Design reciprocal_float, start of the top module:
module reciprocal_float(
    input clk, rst,
    input start,
    input [31:0] x,
    output [31:0] out,
    output done, zero_flag
);
Settings: LEC_CHECK=0, CAP_MARGIN=20, CORE_MARGIN=2, CORE_UTILIZATION=71, CTS_CLUSTER_DIAMETER=42, PLACE_DENSITY=0.64, SLEW_MARGIN=20; clock period 5.16 ns.
run.sh (not shown) runs the stock make flow with config.mk's settings and CLKGATE_MAP_FILE=.
The starting point reached the layout checks and failed them: setup timing.
Edit:
--- a/flow/config.mk
+++ b/flow/config.mk
@@ -9,5 +9,3 @@
 export CORE_MARGIN = 2
-export CORE_UTILIZATION = 71
-export CTS_CLUSTER_DIAMETER = 42
-export PLACE_DENSITY = 0.64
+export CORE_UTILIZATION = 40
 export SLEW_MARGIN = 20
==> flow/constraint.sdc (replaced) <==
create_clock -name core_clock -period 11.0 [get_ports {clk}]
set_input_delay 2.2000 -clock core_clock [delete_from_list [all_inputs] [get_ports {clk}]]
set_output_delay 2.2000 -clock core_clock [all_outputs]
set_load 0.01 [all_outputs]
What happened: Now the flow completed without violations. Power falls by 55%. Design area falls by 8.0%. Sequential power falls by 53%. Via count falls by 14%. Non-clock buffer count falls by 104. Combinational power falls by 64%. Global-route usage falls by 18 points. Area after synthesis is unchanged.
Edit:
--- a/flow/config.mk
+++ b/flow/config.mk
@@ -7,5 +7,11 @@
 export LEC_CHECK = 0
+export ABC_AREA = 1
 export CAP_MARGIN = 20
-export CORE_MARGIN = 2
-export CORE_UTILIZATION = 40
+export CORE_ASPECT_RATIO = 0.5
+export CORE_MARGIN = 6
+export CORE_UTILIZATION = 50
+export CTS_CLUSTER_DIAMETER = 254
+export CTS_CLUSTER_SIZE = 100
+export SETUP_SLACK_MARGIN = 2.17
 export SLEW_MARGIN = 20
+export TNS_END_PERCENT = 35
The new run produced a clean layout. Total power climbs by 13%. Clock skew stays flat. Cell count climbs by 26%. Register-to-register slack gains 1.1 ns. Cell area climbs by 1.6%. Die area drops by 6.9%. Worst hold slack gains 0.0061 ns. Count of clock-buffer cells in the layout climbs by 1. First-iteration DRC count climbs by 6.4%. Sequential share of layout area drops by 0.38 points. Fmax climbs by 22%.
Edit:
--- a/flow/config.mk
+++ b/flow/config.mk
@@ -11,6 +11,5 @@
 export CORE_MARGIN = 6
-export CORE_UTILIZATION = 50
-export CTS_CLUSTER_DIAMETER = 254
+export CORE_UTILIZATION = 20
+export CTS_CLUSTER_DIAMETER = 173
 export CTS_CLUSTER_SIZE = 100
-export SETUP_SLACK_MARGIN = 2.17
 export SLEW_MARGIN = 20
What happened: Design area rose by 4.4%; sequential share of layout area shrinks by 1.0 points; worst setup slack got worse by 0.062 ns; fmax decreases by 1.2%; global-route usage went down by 14 points; power is lower by about 1.8%; hold slack degrades by 0.0081 ns; core utilization goes down by 34 points; die size went up by about 130%; synthesized area does not change.

* * *

reciprocal_float again, from the RTL that the note above started with.
Settings: LEC_CHECK=0, CAP_MARGIN=15, CORE_MARGIN=2, CORE_UTILIZATION=70, CTS_CLUSTER_DIAMETER=38, CTS_CLUSTER_SIZE=34, HOLD_SLACK_MARGIN=-0.1, SLEW_MARGIN=20; clock period 7.83 ns.
Next try:
--- a/flow/config.mk
+++ b/flow/config.mk
@@ -8 +8 @@
-export CAP_MARGIN = 15
+export CAP_MARGIN = 20
@@ -10,4 +10 @@
-export CORE_UTILIZATION = 70
-export CTS_CLUSTER_DIAMETER = 38
-export CTS_CLUSTER_SIZE = 34
-export HOLD_SLACK_MARGIN = -0.1
+export CORE_UTILIZATION = 39
==> flow/constraint.sdc (replaced) <==
create_clock -name core_clock -period 11.9 [get_ports {clk}]
set_input_delay 2.3800 -clock core_clock [delete_from_list [all_inputs] [get_ports {clk}]]
set_output_delay 2.3800 -clock core_clock [all_outputs]
set_load 0.01 [all_outputs]
Result: The changed run finished with timing, DRC and antenna clean; utilization goes down by 35 points; via count goes down by a few percent; worst hold slack gets worse by 12 ps; critical path depth is unchanged; register-to-register slack gets better by 4400 ps; clock power goes down by well over a third; sequential power goes down by a quarter to a third.
Next try:
--- a/flow/config.mk
+++ b/flow/config.mk
@@ -10 +10 @@
-export CORE_UTILIZATION = 39
+export CORE_UTILIZATION = 40
==> flow/constraint.sdc (replaced) <==
create_clock -name core_clock -period 3.62 [get_ports {clk}]
set_input_delay 0.7240 -clock core_clock [delete_from_list [all_inputs] [get_ports {clk}]]
set_output_delay 0.7240 -clock core_clock [all_outputs]
set_load 0.01 [all_outputs]
What happened: The new run finished with negative setup slack left. Clock-buffer cell count stays the same. Total power went up to 3.9 times its value. Core utilization rises by 19 points. Flip-flop count does not change. Worst hold slack is better by 19 ps. Worst setup slack is worse by 7500 ps. Final area went up by well over a third.
Next try:
--- a/flow/config.mk
+++ b/flow/config.mk
@@ -8,0 +9 @@
+export CORE_ASPECT_RATIO = 0.7
@@ -10,0 +12 @@
+export GPL_ROUTABILITY_DRIVEN = 0
==> flow/constraint.sdc (replaced) <==
create_clock -name core_clock -period 11.0 [get_ports {clk}]
set_input_delay 2.2000 -clock core_clock [delete_from_list [all_inputs] [get_ports {clk}]]
set_output_delay 2.2000 -clock core_clock [all_outputs]
set_load 0.01 [all_outputs]
Outcome: This time the run went through all stages and came out clean; final area fell by 28%; wire length fell by 22%; final cell count fell by 20%; sequential share of layout area rose by 7.0 points; core utilization fell by 18 points.

* * *

Starting RTL as in the previous note.
Settings: LEC_CHECK=0, ABC_AREA=1, CAP_MARGIN=40, CORE_MARGIN=2, CORE_UTILIZATION=71, CTS_CLUSTER_DIAMETER=226, CTS_CLUSTER_SIZE=72, HOLD_SLACK_MARGIN=0.29, PLACE_DENSITY=0.64, SLEW_MARGIN=20; clock period 4.0 ns.
The baseline finished but fails on negative setup slack.
Edit:
- ABC_AREA: 1 -> not set
- CAP_MARGIN: 40 -> 20
- CORE_UTILIZATION: 71 -> 65
- CTS_CLUSTER_DIAMETER: 226 -> not set
- CTS_CLUSTER_SIZE: 72 -> not set
- HOLD_SLACK_MARGIN: 0.29 -> not set
- PLACE_DENSITY: 0.64 -> not set
- clock period: 4.0 -> 5.16 ns (I/O delays scaled with it)
What happened: The new run ran to the end with violations: negative setup slack. Count of clock-buffer cells in the layout increases by 1. Flip-flop count stays the same. Wire length drops by 23%. Utilization came out lower by 8.3 points.
Edit:
- CORE_UTILIZATION: 65 -> 59
- SETUP_SLACK_MARGIN: not set -> 2.31
- clock period: 5.16 -> 8.01 ns (I/O delays scaled with it)
After rerunning: With this change the flow completed with no timing, DRC or antenna violations; worst hold slack gets better by 0.0040 ns; non-clock buffer count falls by 84; global-route usage falls by 4.0 points; area after synthesis stays the same; first-iteration DRC count falls by 8.0%; wire length falls by 5.3%; power falls by 36%; via count falls by 5.5%; maximum frequency falls by 4.8%; sequential power falls by 36%.
Edit:
- CORE_UTILIZATION: 59 -> 44
- SETUP_SLACK_MARGIN: 2.31 -> not set
- clock period: 8.01 -> 6.16 ns (I/O delays scaled with it)
Effect: The changed run went through all stages and came out clean; cell count went up by a few percent; hold slack gets better by 0.0039 ns; setup slack loses 2.0 ns; count of clock-buffer cells in the layout is higher by 1; via count came out lower by a few percent; clock power increases by about a fifth; combinational power increases by about a fifth; power came out higher by a quarter to a third; synthesized area stays the same.
Edit:
- CORE_UTILIZATION: 44 -> 15
- clock period: 6.16 -> 6.48 ns (I/O delays scaled with it)
After rerunning: Non-clock buffer count went down by 3; power went down by 0.96%; register-to-register slack is better by 0.11 ns; hold slack hardly moves; flip-flop count does not change; die size went up to 2.9 times its value; final cell count went up by 37%; cell area went up by 6.2%; routed wire length went up by 15%; worst setup slack is better by 0.11 ns; via count went up by 3.6%.
Edit:
- CORE_UTILIZATION: 15 -> 40
After rerunning:
- The changed run went through all stages and came out clean
- routed wire length went down by 11%
- count of clock-buffer cells in the layout stays the same
- critical path depth stays the same
- combinational power came out lower by about 1%
- clock skew falls by 0.0081 ns
- power came out lower by 3.3%

* * *

Starting RTL as in the previous note.
## reciprocal_float
module reciprocal_float(
    input clk, rst,
    input start,
    input [31:0] x,
    output [31:0] out,
    output done, zero_flag
);
clock: 5.26 ns
lec_check: 0
abc_area: 1
cap_margin: 20
core_aspect_ratio: 0.73
core_margin: 2
core_utilization: 72
cts_cluster_diameter: 52
cts_cluster_size: 79
max_routing_layer: met5
place_density_lb_addon: 0.01
setup_slack_margin: -0.11
slew_margin: 20
tns_end_percent: 90
The first run completed without violations.
Then changed:
Settings changed: ABC_AREA 1 to unset, CORE_UTILIZATION 72 to 61, CTS_CLUSTER_DIAMETER 52 to unset, CTS_CLUSTER_SIZE 79 to unset, PLACE_DENSITY set to 0.65, PLACE_DENSITY_LB_ADDON 0.01 to unset, SETUP_SLACK_MARGIN -0.11 to 0.13, TNS_END_PERCENT 90 to 35.
With this change the flow finished but fails on negative setup slack.
Maximum frequency goes down by 9.0%.
Utilization goes down by 6.2 points.
Register-to-register slack is worse by 0.48 ns.
Worst setup slack is worse by 0.48 ns.
Worst hold slack is better by 0.0095 ns.
Sequential power goes down by 2.5%.
Then changed:
Settings changed: ABC_AREA set to 1, CORE_ASPECT_RATIO 0.73 to unset, CORE_UTILIZATION 61 to 72, MAX_ROUTING_LAYER met5 to unset, PLACE_DENSITY 0.65 to unset, SETUP_SLACK_MARGIN 0.13 to unset, TNS_END_PERCENT 35 to unset.
Clock period 5.26 ns to 2.0 ns, I/O delays scaled along.
Result: This time the run stopped in detailed placement on DPL-0038. Area after synthesis rises by 2.8%. Die area falls by 13%. Synthesized cell count rises by 37%.
Then changed:
Settings changed: CORE_ASPECT_RATIO set to 1.31, CTS_CLUSTER_SIZE set to 98.
Clock period 2.0 ns to 4.64 ns, I/O delays scaled along.
What happened: This time the run finished clean. Synthesized area is unchanged. Die area is about the same. Synthesized cell count is unchanged.
Then changed:
Settings changed: ABC_AREA 1 to unset, CORE_ASPECT_RATIO 1.31 to unset, CORE_UTILIZATION 72 to 55, CTS_CLUSTER_DIAMETER set to 356.
Clock period 4.64 ns to 6.16 ns, I/O delays scaled along.
Core utilization shrinks by 20 points.
Hold slack is better by 0.010 ns.
Combinational power shrinks by 55%.
First-iteration DRC count stays flat.
Final area came out lower by 2.0%.
Sequential share of layout area grows by 0.48 points.
Area after synthesis drops by 2.7%.
Final cell count went down by about 20%.
Then changed:
Settings changed: ABC_AREA set to 1, CORE_UTILIZATION 55 to 72, CTS_CLUSTER_DIAMETER 356 to unset, CTS_CLUSTER_SIZE 98 to unset.
Clock period 6.16 ns to 6.54 ns, I/O delays scaled along.
Result:
- design area rises by 0.35%
- synthesized area rises by 2.8%
- first-iteration DRC count is higher by 46%
- worst setup slack is better by 0.87 ns
- power grows by 7.3%

* * *

Starting RTL as in the previous note.
clock: 5.16 ns
lec_check: 0
abc_area: 1
cap_margin: 40
core_margin: 2
core_utilization: 71
cts_cluster_diameter: 42
cts_cluster_size: 72
place_density: 0.64
slew_margin: 20
Then changed:
- CAP_MARGIN: 40 -> 20
- CORE_ASPECT_RATIO: default -> 1.31
- CORE_UTILIZATION: 71 -> 64
- CTS_CLUSTER_DIAMETER: 42 -> default
- CTS_CLUSTER_SIZE: 72 -> default
- PLACE_DENSITY: 0.64 -> default
- clock period: 5.16 -> 3.82 ns (I/O delays scaled with it)
This time the run reached the layout checks and failed them: negative setup slack; critical path depth goes up by 3; die size goes up by roughly a tenth; first-iteration DRC count goes up by well over a third; routed wire length goes up by a quarter to a third.
Then changed:
- ABC_AREA: 1 -> default
- CORE_ASPECT_RATIO: 1.31 -> default
- CORE_UTILIZATION: 64 -> 68
- CTS_CLUSTER_DIAMETER: default -> 38
- clock period: 3.82 -> 7.8 ns (I/O delays scaled with it)
What happened: Now the flow finished with timing, DRC and antenna clean. Non-clock buffer count went down by 197. Worst setup slack improves by 1800 ps. Synthesized cell count went down by 27%. Wire length went down by 31%. Power went down by 62%. Hold slack degrades by 16 ps. Via count went down by 28%. Area after synthesis went down by 2.7%. Utilization went down by 9.6 points.

* * *

== lane 1 ==
Starting RTL as in the previous note.
clock: 11.4 ns
lec_check: 0
abc_area: 1
cap_margin: 30
core_aspect_ratio: 1.33
core_margin: 2
core_utilization: 19
cts_cluster_size: 47
gpl_routability_driven: 0
gpl_timing_driven: 0
max_routing_layer: met5
min_routing_layer: met2
place_density: 0.65
setup_slack_margin: 3.11
slew_margin: 25
tns_end_percent: 55
Status lane 1: flow complete, layout not clean - DRC
[inputs] lane 2 vs lane 1
# lane 1
export LEC_CHECK = 0
export ABC_AREA = 1
export CAP_MARGIN = 30
export CORE_ASPECT_RATIO = 1.33
export CORE_MARGIN = 2
export CORE_UTILIZATION = 19
export CTS_CLUSTER_SIZE = 47
export GPL_ROUTABILITY_DRIVEN = 0
export GPL_TIMING_DRIVEN = 0
export MAX_ROUTING_LAYER = met5
export MIN_ROUTING_LAYER = met2
export PLACE_DENSITY = 0.65
export SETUP_SLACK_MARGIN = 3.11
export SLEW_MARGIN = 25
export TNS_END_PERCENT = 55
create_clock -name core_clock -period 11.4 [get_ports {clk}]
# lane 2
export LEC_CHECK = 0
export CAP_MARGIN = 20
export CORE_ASPECT_RATIO = 0.78
export CORE_MARGIN = 2
export CORE_UTILIZATION = 19
export CTS_CLUSTER_DIAMETER = 26
export CTS_CLUSTER_SIZE = 58
export MAX_ROUTING_LAYER = met5
export PLACE_DENSITY = 0.65
export SETUP_SLACK_MARGIN = 3.11
export SLEW_MARGIN = 20
export TNS_END_PERCENT = 35
create_clock -name core_clock -period 11.4 [get_ports {clk}]
- Lane 2 improves on lane 1 in number of vias in the routed layout.
- Between lane 2 and lane 1, the effective utilization at floorplan figures differ only marginally.
- Lane 2 ended with every stage complete and zero timing, DRC or antenna violations.
- Lane 1 completed end to end; final checks failed (DRC).
- Compared with lane 1, lane 2 shows a higher horizontal die dimension.
- Cmp lane 2 and lane 1 / portion of total power attributed to the clock network / higher: lane 2
- Between lane 2 and lane 1, the post-synthesis share of cell area spent on full adders, half adders and majority gates is higher for lane 2.
- Maximum frequency in lane 2 vs lane 1: down about 14%
- As of lane 2, critical path depth had risen by a few percent compared to lane 1.
- The wire length of the first global-routing pass in lane 2 sits about 15% below the value recorded for lane 1.
- Lane 2: layout-stage area growth over the synthesis result is 3.5 points lower than what lane 1 reported.
Input changes introduced in lane 3 (baseline for comparison: lane 2):
# lane 2
export LEC_CHECK = 0
export CAP_MARGIN = 20
export CORE_ASPECT_RATIO = 0.78
export CORE_MARGIN = 2
export CORE_UTILIZATION = 19
export CTS_CLUSTER_DIAMETER = 26
export CTS_CLUSTER_SIZE = 58
export MAX_ROUTING_LAYER = met5
export PLACE_DENSITY = 0.65
export SETUP_SLACK_MARGIN = 3.11
export SLEW_MARGIN = 20
export TNS_END_PERCENT = 35
create_clock -name core_clock -period 11.4 [get_ports {clk}]
# lane 3
export LEC_CHECK = 0
export CAP_MARGIN = 20
export CORE_ASPECT_RATIO = 0.73
export CORE_MARGIN = 2
export CORE_UTILIZATION = 61
export MAX_ROUTING_LAYER = met5
export PLACE_DENSITY = 0.65
export SETUP_SLACK_MARGIN = -0.11
export SLEW_MARGIN = 20
export TNS_END_PERCENT = 35
create_clock -name core_clock -period 5.26 [get_ports {clk}]
In lane 3 the implementation completed, yet the final layout does not meet the checks, the culprit being setup timing.
Per the comparison of lane 3 with lane 2, design area increased 630 um2; clock network fraction of design power decreased 3.0 points; worst setup slack decreased 5.32 ns; vias after detailed routing increased 491.
STATUS placeable core area: lane 3 wins against lane 2
### lane 3 -> lane 4
# lane 3
export LEC_CHECK = 0
export CAP_MARGIN = 20
export CORE_ASPECT_RATIO = 0.73
export CORE_MARGIN = 2
export CORE_UTILIZATION = 61
export MAX_ROUTING_LAYER = met5
export PLACE_DENSITY = 0.65
export SETUP_SLACK_MARGIN = -0.11
export SLEW_MARGIN = 20
export TNS_END_PERCENT = 35
create_clock -name core_clock -period 5.26 [get_ports {clk}]
# lane 4
export LEC_CHECK = 0
export CAP_MARGIN = 20
export CORE_ASPECT_RATIO = 0.73
export CORE_MARGIN = 2
export CORE_UTILIZATION = 61
export MAX_ROUTING_LAYER = met5
export SETUP_SLACK_MARGIN = 3.11
export SLEW_MARGIN = 20
export TNS_END_PERCENT = 35
create_clock -name core_clock -period 11.4 [get_ports {clk}]
==> results <==
As far as number of cells in Yosys stat goes, lane 3 and lane 4 are indistinguishable; the numbers are identical.
Lane 4 vs. lane 3: final design utilization went down by 8.0 points.
Going from lane 3 to lane 4, post-cts gate resize count shrinks by 5.
Compare lane 3 and lane 4 | total track usage lower: lane 4
Against lane 3, lane 4 comes in 1900 um lower on global-route wire length before repair.
Data arrival time of the critical path for lane 4 is higher than for lane 3.
Delta (lane 4 minus lane 3): transition at the pin with the smallest max-transition slack comparable, area overhead of the layout relative to synthesis now smaller, final instance area now smaller.
Lane 4 | stages: all done | timing, DRC, antenna: all pass
Compared with lane 3, lane 4 is more frugal on power.
In the flow results for lane 3 and lane 4, the length of routed met2 wiring is larger on lane 3.
Power and IR drop assume default switching activity.
